Setup of job 3605:
// usb_top_level
module usb_top_level(
    input logic clk,
    input logic n_rst,
    input logic hsel,
    input logic [3:0] haddr,
    input logic [1:0] htrans,
    input logic  [1:0] hsize,
    input logic hwrite,
    input logic [31:0] hwdata,
    output logic [31:0] hrdata,
    output logic hresp,
    output logic hready,
    output logic d_mode,
    input logic d_plus_in,
    input logic d_minus_in,
    output logic d_plus_out,
    output logic d_minus_out,
    output logic [6:0] buffer_occupancy,
    output logic get_rx_data,
    output logic [3:0] tx_packet,
    output logic tx_transfer_active
);
logic [3:0] rx_packet;
logic rx_data_ready;
logic rx_transfer_active;
logic rx_error;
logic store_rx_packet_data;
logic [7:0] rx_packet_data;
logic flush;
logic [7:0] rx_data;
logic store_tx_data;
logic [7:0] tx_data;
logic clear;
logic tx_error;
logic get_tx_packet_data;
logic [7:0] tx_packet_data;
ahb_slave AHB_SLAVE(
    .clk(clk),
    .n_rst(n_rst),
    .hsel(hsel),
    .hwrite(hwrite),
    .hsize(hsize),
    .haddr(haddr),
    .htrans(htrans),
    .hwdata(hwdata),
    .hrdata(hrdata),
    .hresp(hresp),
    .hready(hready),
    .dmode(d_mode),
    .rx_packet(rx_packet),
    .rx_data_ready(rx_data_ready),
    .rx_transfer_active(rx_transfer_active),
    .rx_error(rx_error),
    .buffer_occupancy(buffer_occupancy),
    .rx_data(rx_data),
    .get_rx_data(get_rx_data),
    .store_tx_data(store_tx_data),
    .tx_data(tx_data),
    .clear(clear),
    .tx_packet(tx_packet),
    .tx_transfer_active(tx_transfer_active),
    .tx_error(tx_error)
);
buffer BUFFER(
    .clk(clk),
    .n_rst(n_rst),
    .store_tx_data(store_tx_data),
    .store_rx_packet_data(store_rx_packet_data),
    .get_rx_data(get_rx_data),
    .get_tx_packet_data(get_tx_packet_data),
    .tx_data(tx_data),
    .rx_packet_data(rx_packet_data),
    .clear(clear),
    .flush(flush),
    .buffer_occupancy(buffer_occupancy),
    .rx_data(rx_data),
    .tx_packet_data(tx_packet_data)
);
  ...
Size in the first run: roughly 4700 cells after synthesis, roughly 810 flip-flops, ~96 I/O pins, about 0.041 mm² of cells after synthesis.
==> flow/config.mk <==
export PLATFORM = sky130hd
export DESIGN_NAME = usb_top_level
export DESIGN_NICKNAME = usb_top_level
export VERILOG_FILES = /design/flow/design.v
export SDC_FILE = /design/flow/constraint.sdc
export NUM_CORES = 4
export LEC_CHECK = 0
export CAP_MARGIN = 0
export CORE_MARGIN = 2
export CORE_UTILIZATION = 66
export HOLD_SLACK_MARGIN = 0.29
export SETUP_SLACK_MARGIN = 0.1
export SLEW_MARGIN = 20
==> flow/constraint.sdc <==
create_clock -name core_clock -period 3.7 [get_ports {clk}]
set_input_delay 0.7400 -clock core_clock [delete_from_list [all_inputs] [get_ports {clk}]]
set_output_delay 0.7400 -clock core_clock [all_outputs]
set_load 0.01 [all_outputs]
run.sh (not shown) runs the stock make flow with config.mk's settings and CLKGATE_MAP_FILE=.
Job 3605: all stages done; final checks FAILED (negative setup slack).
The following lists how job 8173 was set up differently from job 3605:
Settings: a deleted HOLD_SLACK_MARGIN that had been 0.29; a deleted SETUP_SLACK_MARGIN that had been 0.1; a change of CORE_UTILIZATION from 66 to 61; a change of CAP_MARGIN from 0 to 20; a change of the clock period (ns, I/O delays scaled along) from 3.7 to 5.41.
Results
Per the final summary, job 8173 finished and its layout is clean on timing, DRC and antenna. Lower number of filler instances in the final layout among job 8173 and job 3605: job 3605. The critical path's slowest cell comes out sky130_fd_sc_hd__nand4_1 in one run and sky130_fd_sc_hd__clkdlybuf4s50_1 in the other, namely in job 3605 and job 8173 respectively. Note that the final area recorded for job 3605 amounts to 1.07 times the value seen in job 8173. Compared with job 3605, job 8173 improves worst hold margin. Job 8173 ends up with lower number of global-route vias before repair than job 3605 does. Job 8173 does better than job 3605 on wire length. Via count: job 8173 vs job 3605 down about 11%. Relative to job 3605, the average routed wire per standard cell measured on job 8173 has decreased by a little under 10%.

========
run 1:
Starting RTL as in the previous note.
==> flow/config.mk <==
export PLATFORM = sky130hd
export DESIGN_NAME = usb_top_level
export DESIGN_NICKNAME = usb_top_level
export VERILOG_FILES = /design/flow/design.v
export SDC_FILE = /design/flow/constraint.sdc
export NUM_CORES = 4
export LEC_CHECK = 0
export ABC_AREA = 1
export CAP_MARGIN = 35
export CORE_ASPECT_RATIO = 0.52
export CORE_MARGIN = 2
export CORE_UTILIZATION = 40
export CTS_CLUSTER_SIZE = 70
export GPL_TIMING_DRIVEN = 1
export HOLD_SLACK_MARGIN = 0.04
export MAX_ROUTING_LAYER = met4
export PLACE_DENSITY_LB_ADDON = 0.29
export SLEW_MARGIN = 40
export TNS_END_PERCENT = 10
==> flow/constraint.sdc <==
create_clock -name core_clock -period 3.92 [get_ports {clk}]
set_input_delay 0.7840 -clock core_clock [delete_from_list [all_inputs] [get_ports {clk}]]
set_output_delay 0.7840 -clock core_clock [all_outputs]
set_load 0.01 [all_outputs]
Complete run, failing final checks: run 1, reason negative setup slack.
[inputs] run 2 vs run 1
- removing PLACE_DENSITY_LB_ADDON (formerly 0.29)
- changing CAP_MARGIN from 35 to 20
- changing CORE_UTILIZATION from 40 to 66
- changing SLEW_MARGIN from 40 to 20
- removing ABC_AREA (formerly 1)
- removing GPL_TIMING_DRIVEN (formerly 1)
- removing CORE_ASPECT_RATIO (formerly 0.52)
- removing TNS_END_PERCENT (formerly 10)
- removing CTS_CLUSTER_SIZE (formerly 70)
- removing HOLD_SLACK_MARGIN (formerly 0.04)
- setting SETUP_SLACK_MARGIN to 0.96 for the first time
- changing the clock period (ns, I/O delays scaled along) from 3.92 to 3.7
--- outcome ---
Stage in which a tool error killed run 2: global routing.
Summary of the comparison: share of synthesized cell area in and-or and or-and compound cells is higher in run 2, relative to run 1.
Comparing run 1 and run 2, the lower floorplan-stage core utilization was measured on run 1.
Taking run 1 over run 2, the number of buffers created by CTS ratio works out to 0.940.
Between run 2 and run 1, the synthesized flop and latch total figures differ only marginally.
Compared with run 1, in run 2 number of cells in the yosys synthesis report down 890, area share of fa/ha/maj cells after synthesis flat, maximum buffer depth of the clock tree flat, synthesized cell count down 890, cell count after placement down 1503.
NOTE: cell area after synthesis in run 2 falls short of that of run 1
Run 2: die area is about 40% lower than what run 1 reported.
Here is what was changed in the inputs of run 3 compared with run 2.
- SETUP_SLACK_MARGIN: 0.96 -> unset
- MAX_ROUTING_LAYER: met4 -> unset
- CORE_UTILIZATION: 66 -> 45
- the clock period (ns, I/O delays scaled along): 3.7 -> 10.0
Notes after the runs:
The synthesized area on run 2 is in line with that on run 3.
Compared with run 2, in run 3 number of resized instances in the post-cts repair step now smaller, width of the die moved up, post-synthesis chip area from yosys stayed essentially flat, number of rows in the core area rose 19.
Run 3 vs run 2 — standard cell area after detailed placement dropped about 5.5%.
Against run 2, y dimension of the die in run 3 rose by more than 10%.
Run 3: PASS, flow complete, no timing, DRC or antenna violations
Run 2 | ERROR | global routing
Re number of buffers created by CTS: run 3 is about 10% up on run 2.
Diff run 2 -> run 3: HPWL reported at the end of detailed placement went down 11%, core outline area up about 46%.
Modified inputs, run 4 compared to run 3
- CORE_UTILIZATION: 45 -> 40
- CTS_CLUSTER_SIZE: unset -> 86
- GPL_TIMING_DRIVEN: unset -> 0
- PLACE_DENSITY_LB_ADDON: unset -> 0.29
- TNS_END_PERCENT: unset -> 10
- CORE_MARGIN: 2 -> 5
[summary]
- Run 4 closes out successfully: all stages finished, all timing, DRC and antenna checks passed.
- On layout overhead on the synthesized area, the lower figure sits with run 3, not run 4.
- Between run 3 and run 4, worst-case setup margin in the final layout decreased.
- Measured against each other, run 3 and run 4 differ in diode insertion count for antenna repair, the higher figure coming from run 4.
- Hold slack: run 4 vs run 3 — no meaningful difference
- Between run 3 and run 4, the count of clock-net buffers in the final layout is higher for run 4.
- Cell area: run 4 > run 3
- Where global-route wire length before repair is concerned, run 3 is better than run 4.
- The lower met3 routing resource usage after global routing of run 3 and run 4 is in run 3.
- Global-route track usage on met2 came out higher on run 4 than on run 3.

========
Starting RTL as in the previous note.
Design usb_top_level, start of the top module:
module usb_top_level(
    input logic clk,
    input logic n_rst,
    input logic hsel,
    input logic [3:0] haddr,
    input logic [1:0] htrans,
    input logic  [1:0] hsize,
    input logic hwrite,
    input logic [31:0] hwdata,
    output logic [31:0] hrdata,
    output logic hresp,
    output logic hready,
    output logic d_mode,
    input logic d_plus_in,
    input logic d_minus_in,
    output logic d_plus_out,
    output logic d_minus_out,
    output logic [6:0] buffer_occupancy,
    output logic get_rx_data,
    output logic [3:0] tx_packet,
    output logic tx_transfer_active
);
logic [3:0] rx_packet;
logic rx_data_ready;
logic rx_transfer_active;
logic rx_error;
logic store_rx_packet_data;
logic [7:0] rx_packet_data;
logic flush;
logic [7:0] rx_data;
logic store_tx_data;
logic [7:0] tx_data;
logic clear;
logic tx_error;
logic get_tx_packet_data;
logic [7:0] tx_packet_data;
ahb_slave AHB_SLAVE(
    .clk(clk),
    .n_rst(n_rst),
    .hsel(hsel),
    .hwrite(hwrite),
    .hsize(hsize),
    .haddr(haddr),
    .htrans(htrans),
    .hwdata(hwdata),
    .hrdata(hrdata),
    .hresp(hresp),
    .hready(hready),
    .dmode(d_mode),
    .rx_packet(rx_packet),
    .rx_data_ready(rx_data_ready),
    .rx_transfer_active(rx_transfer_active),
    .rx_error(rx_error),
    .buffer_occupancy(buffer_occupancy),
    .rx_data(rx_data),
    .get_rx_data(get_rx_data),
    .store_tx_data(store_tx_data),
    .tx_data(tx_data),
    .clear(clear),
    .tx_packet(tx_packet),
    .tx_transfer_active(tx_transfer_active),
    .tx_error(tx_error)
);
buffer BUFFER(
    .clk(clk),
    .n_rst(n_rst),
    .store_tx_data(store_tx_data),
    .store_rx_packet_data(store_rx_packet_data),
    .get_rx_data(get_rx_data),
    .get_tx_packet_data(get_tx_packet_data),
    .tx_data(tx_data),
    .rx_packet_data(rx_packet_data),
    .clear(clear),
    .flush(flush),
    .buffer_occupancy(buffer_occupancy),
    .rx_data(rx_data),
    .tx_packet_data(tx_packet_data)
);
usb_transmitter TRANSMITTER(
    .clk(clk),
    .n_rst(n_rst),
    .buffer_occupancy(buffer_occupancy),
    .tx_packet(tx_packet),
    .tx_packet_data(tx_packet_data),
    .get_tx_packet_data(get_tx_packet_data),
    .tx_transfer_active(tx_transfer_active),
    .tx_error(tx_error),
    .d_plus_out(d_plus_out),
    .d_minus_out(d_minus_out)
);
rcv_block RECEIVER(
    .clk(clk),
    .n_rst(n_rst),
  ...
Settings: LEC_CHECK=0, CAP_MARGIN=20, CORE_MARGIN=5, CORE_UTILIZATION=40, CTS_CLUSTER_SIZE=86, SLEW_MARGIN=20; clock period 10.0 ns.
==> next run, changes <==
- CORE_MARGIN: 5 -> 2
- CORE_UTILIZATION: 40 -> 44
- CTS_CLUSTER_SIZE: 86 -> default
- clock period: 10.0 -> 12.0 ns (I/O delays scaled with it)
=>
- cell area shrinks by 0.50%
- final cell count shrinks by 2.9%
- flip-flop count stays the same
- clock skew shrinks by 0.045 ns
- worst hold slack is better by 0.0032 ns
- count of clock-buffer cells in the layout shrinks by 4
- sequential share of layout area grows by 0.22 points
- non-clock buffer count grows by 8
- register-to-register slack is better by 1.8 ns
- power shrinks by 17%
- area after synthesis is unchanged
==> next run, changes <==
- ABC_AREA: default -> 1
- CORE_UTILIZATION: 44 -> 63
- clock period: 12.0 -> 4.4 ns (I/O delays scaled with it)
Result: Final area is higher by 4.3%. Worst hold slack loses 0.092 ns. Global-route usage is higher by 11 points. Final cell count is higher by 12%. Die area is lower by 27%. Register-to-register slack loses 6.5 ns. Utilization is higher by 21 points. Power is higher to 2.6 times its value. Sequential share of layout area is lower by 1.8 points. Clock skew is higher by 0.016 ns.
==> next run, changes <==
- ABC_AREA: 1 -> default
- CORE_UTILIZATION: 63 -> 64
- CTS_CLUSTER_SIZE: default -> 100
- clock period: 4.4 -> 7.23 ns (I/O delays scaled with it)
Final cell count fell by about 16%.
Core utilization rose by 1.1 points.
Worst hold slack gets better by 0.12 ns.
==> next run, changes <==
- CORE_UTILIZATION: 64 -> 45
- CTS_CLUSTER_SIZE: 100 -> default
- clock period: 7.23 -> 4.09 ns (I/O delays scaled with it)
Core utilization went down by 19 points. Die area went up by about 40%. Power went up by 78%. Count of clock-buffer cells in the layout went up by 25. Register-to-register slack gets worse by 2.3 ns. First-iteration DRC count went down by about 20%. Synthesized cell count does not change. Worst hold slack gets worse by 0.25 ns. Global-route usage went down by 12 points. Synthesized area does not change. Setup slack gets worse by 1.3 ns.

========
usb_top_level again, from the RTL that the note above started with.
Design usb_top_level, start of the top module:
module usb_top_level(
    input logic clk,
    input logic n_rst,
    input logic hsel,
    input logic [3:0] haddr,
    input logic [1:0] htrans,
    input logic  [1:0] hsize,
    input logic hwrite,
    input logic [31:0] hwdata,
    output logic [31:0] hrdata,
    output logic hresp,
    output logic hready,
    output logic d_mode,
    input logic d_plus_in,
    input logic d_minus_in,
    output logic d_plus_out,
    output logic d_minus_out,
    output logic [6:0] buffer_occupancy,
    output logic get_rx_data,
    output logic [3:0] tx_packet,
    output logic tx_transfer_active
);
Settings: LEC_CHECK=0, ABC_AREA=1, CAP_MARGIN=20, CORE_MARGIN=2, CORE_UTILIZATION=68, CTS_CLUSTER_SIZE=50, PLACE_DENSITY_LB_ADDON=0.01, SLEW_MARGIN=20; clock period 5.36 ns.
The starting point produced a clean layout.
Then changed:
Settings changed: ABC_AREA 1 to not set, CORE_UTILIZATION 68 to 59, CTS_CLUSTER_SIZE 50 to not set, PLACE_DENSITY_LB_ADDON 0.01 to not set.
Clock period 5.36 ns to 3.91 ns, I/O delays scaled along.
Result:
- The new run reached the layout checks and failed them: setup timing
- critical path depth went up by 3
- sequential share of layout area shrinks by 0.90 points
- routed wire length climbs by 5.3%
- power goes up by 53%
- via count drops by 6.6%
- first-iteration DRC count is lower by 20%
- combinational power came out higher by 92%
Then changed:
Settings changed: CORE_UTILIZATION 59 to 72, SETUP_SLACK_MARGIN set to 0.14.
Clock period 3.91 ns to 3.7 ns, I/O delays scaled along.
What happened: The changed run never finished: it broke off in global routing. Synthesized cell count is unchanged. Die size goes down by 18%. Synthesized area does not change.

========
Starting RTL as in the previous note.
Settings: LEC_CHECK=0, CAP_MARGIN=20, CELL_PAD_IN_SITES_DETAIL_PLACEMENT=1, CELL_PAD_IN_SITES_GLOBAL_PLACEMENT=0, CORE_MARGIN=2, CORE_UTILIZATION=39, CTS_CLUSTER_DIAMETER=170, GPL_ROUTABILITY_DRIVEN=0, GPL_TIMING_DRIVEN=0, MAX_ROUTING_LAYER=met4, MIN_ROUTING_LAYER=met2, PLACE_DENSITY=0.93, SETUP_SLACK_MARGIN=0.55, SLEW_MARGIN=20, TNS_END_PERCENT=35; clock period 5.41 ns.
The first run did not get past 5_1_grt with GRT-0116.
Then changed:
Settings changed: CELL_PAD_IN_SITES_DETAIL_PLACEMENT 1 to not set, CELL_PAD_IN_SITES_GLOBAL_PLACEMENT 0 to not set, CORE_UTILIZATION 39 to 53, CTS_CLUSTER_DIAMETER 170 to not set, GPL_ROUTABILITY_DRIVEN 0 to not set, GPL_TIMING_DRIVEN 0 to not set, MAX_ROUTING_LAYER met4 to not set, MIN_ROUTING_LAYER met2 to not set, PLACE_DENSITY 0.93 to not set, SETUP_SLACK_MARGIN 0.55 to not set, TNS_END_PERCENT 35 to not set.
Clock period 5.41 ns to 6.66 ns, I/O delays scaled along.
The new run completed with no timing, DRC or antenna violations.
Synthesized area stays the same.
Die area fell by 26%.
Synthesized cell count is unchanged.
Then changed:
Settings changed: CORE_UTILIZATION 53 to 45.
Wire length climbs by about 1.2%; synthesized cell count does not change; core utilization drops by 8.8 points; maximum frequency climbs by 3.9%; sequential share of layout area drops by 0.40 points; critical path depth drops by 3; clock-buffer cell count climbs by 1; final cell count climbs by about 3%.
No activity file was given, so power comes from the tool's default toggle rates.
